Setup of lane 4:
Design microP, start of the top module:
module microP(
    input clk,
    input reset,
    output [7:0] imem_addr,
    input [16:0] imem_data,
    output [7:0] dmem_addr,
    output [7:0] dmem_wdata,
    output dmem_we,
    input [7:0] dmem_rdata,
    input [7:0] data_in,
    output out_we,
    output [7:0] data_out_col,
    output [7:0] data_out_addr
    );
For scale: roughly 1300 cells after synthesis, about 160 flip-flops, about 77 I/O pins.
clock: 5.0 ns
lec_check: 0
abc_area: 1
cap_margin: 20
core_aspect_ratio: 1.05
core_margin: 5
core_utilization: 59
slew_margin: 20
run.sh (not shown) runs the stock make flow with config.mk's settings and CLKGATE_MAP_FILE=.
--- input diff lane 4..lane 5 ---
diff --git a/flow/config.mk b/flow/config.mk
--- a/flow/config.mk
+++ b/flow/config.mk
@@ -8 +7,0 @@
-export ABC_AREA = 1
@@ -10,3 +9,2 @@
-export CORE_ASPECT_RATIO = 1.05
-export CORE_MARGIN = 5
-export CORE_UTILIZATION = 59
+export CORE_MARGIN = 2
+export CORE_UTILIZATION = 64
==> flow/constraint.sdc <==
create_clock -name core_clock -period 2.5 [get_ports {clk}]
set_input_delay 0.5000 -clock core_clock [delete_from_list [all_inputs] [get_ports {clk}]]
set_output_delay 0.5000 -clock core_clock [all_outputs]
set_load 0.01 [all_outputs]
### Flow results
Across lane 4 and lane 5, a clean result was obtained everywhere but in lane 5.
The die used by lane 5 is smaller than the one used by lane 4.
Diff lane 4 -> lane 5 | synthesized cell count | down by more than a quarter
Placeable core region, lane 5 vs lane 4: down by more than 10%
Lane 5 -> lane 4: fraction of registers with async set or reset after synthesis delta 0, exact match
| horizontal die size | lane 5 vs lane 4 | about 7% lower |
Between lane 4 and lane 5, the flow reports post-synthesis instance area decreasing slightly.
Comparing chip area in the Yosys report for lane 5 and lane 4, the bigger number came from lane 4.
Placed wire-length estimate | lane 5 above lane 4
Lane 5 vs. lane 4: synthesized area per cell went up by 36%.


microP again, from the RTL that the note above started with.
==> flow/config.mk <==
export PLATFORM = sky130hd
export DESIGN_NAME = microP
export DESIGN_NICKNAME = microP
export VERILOG_FILES = /design/flow/design.v
export SDC_FILE = /design/flow/constraint.sdc
export NUM_CORES = 4
export LEC_CHECK = 0
export CAP_MARGIN = 20
export CELL_PAD_IN_SITES_GLOBAL_PLACEMENT = 2
export CORE_ASPECT_RATIO = 1.4
export CORE_MARGIN = 8
export CORE_UTILIZATION = 53
export CTS_CLUSTER_DIAMETER = 376
export CTS_CLUSTER_SIZE = 30
export HOLD_SLACK_MARGIN = -0.06
export PLACE_DENSITY = 0.37
export SETUP_SLACK_MARGIN = -0.46
export SLEW_MARGIN = 0
export TNS_END_PERCENT = 60
==> flow/constraint.sdc <==
create_clock -name core_clock -period 5.0 [get_ports {clk}]
set_input_delay 1.0000 -clock core_clock [delete_from_list [all_inputs] [get_ports {clk}]]
set_output_delay 1.0000 -clock core_clock [all_outputs]
set_load 0.01 [all_outputs]
The first run ran to the end with no violations.
==> next run, changes <==
CELL_PAD_IN_SITES_GLOBAL_PLACEMENT = unset   (was 2)
CORE_ASPECT_RATIO = unset   (was 1.4)
CORE_MARGIN = 2   (was 8)
CORE_UTILIZATION = 40   (was 53)
CTS_CLUSTER_DIAMETER = unset   (was 376)
CTS_CLUSTER_SIZE = unset   (was 30)
HOLD_SLACK_MARGIN = unset   (was -0.06)
PLACE_DENSITY = 0.6   (was 0.37)
SETUP_SLACK_MARGIN = unset   (was -0.46)
SLEW_MARGIN = 20   (was 0)
TNS_END_PERCENT = unset   (was 60)
clock period = 4.5 ns   (was 5.0 ns; I/O delays follow)
Result: Worst setup slack loses 0.17 ns; core utilization came out lower by 15 points; clock power came out higher by about 10%; total power increases by 11%; synthesized cell count does not change; design area came out higher by 1.9%; final cell count is higher by 7.1%.
==> next run, changes <==
CORE_UTILIZATION = 65   (was 40)
CTS_CLUSTER_SIZE = 33   (was unset)
TNS_END_PERCENT = 5   (was unset)
clock period = 3.46 ns   (was 4.5 ns; I/O delays follow)
Effect: With this change the flow did not get past global routing (5_1_grt) with GRT-0232; synthesized area does not change; die area goes down by 38%; synthesized cell count stays the same.
==> next run, changes <==
CORE_UTILIZATION = 40   (was 65)
CTS_CLUSTER_SIZE = unset   (was 33)
TNS_END_PERCENT = unset   (was 5)
clock period = 5.0 ns   (was 3.46 ns; I/O delays follow)
Now the flow produced a clean layout.
Synthesized area does not change.
Die size goes up by well over a third.
Synthesized cell count is unchanged.
==> next run, changes <==
ABC_AREA = 1   (was unset)
CELL_PAD_IN_SITES_GLOBAL_PLACEMENT = 3   (was unset)
CORE_ASPECT_RATIO = 1.05   (was unset)
CORE_MARGIN = 9   (was 2)
CORE_UTILIZATION = 38   (was 40)
CTS_CLUSTER_DIAMETER = 237   (was unset)
CTS_CLUSTER_SIZE = 89   (was unset)
GPL_ROUTABILITY_DRIVEN = 0   (was unset)
GPL_TIMING_DRIVEN = 0   (was unset)
MIN_ROUTING_LAYER = met2   (was unset)
PLACE_DENSITY = unset   (was 0.6)
SETUP_SLACK_MARGIN = 1.17   (was unset)
SLEW_MARGIN = 15   (was 20)
After rerunning: Wire length is higher by 24%; worst hold slack loses 0.013 ns; synthesized area rose by 1.7%.
==> next run, changes <==
ABC_AREA = unset   (was 1)
CELL_PAD_IN_SITES_DETAIL_PLACEMENT = 2   (was unset)
CELL_PAD_IN_SITES_GLOBAL_PLACEMENT = unset   (was 3)
CORE_ASPECT_RATIO = unset   (was 1.05)
CORE_MARGIN = 2   (was 9)
CORE_UTILIZATION = 40   (was 38)
CTS_CLUSTER_DIAMETER = unset   (was 237)
CTS_CLUSTER_SIZE = unset   (was 89)
GPL_ROUTABILITY_DRIVEN = unset   (was 0)
GPL_TIMING_DRIVEN = unset   (was 0)
MAX_ROUTING_LAYER = met4   (was unset)
MIN_ROUTING_LAYER = unset   (was met2)
PLACE_DENSITY = 0.6   (was unset)
SETUP_SLACK_MARGIN = unset   (was 1.17)
SLEW_MARGIN = 20   (was 15)
After rerunning: Total power fell by about 30%; clock power rose by about 6%; global-route usage fell by 1.4 points; sequential share of layout area rose by 3.5 points; design area fell by 9.2%; cell count fell by about 24%; worst setup slack degrades by 0.76 ns; sequential power fell by 12%.
Power is estimated from default activity; no workload was simulated.
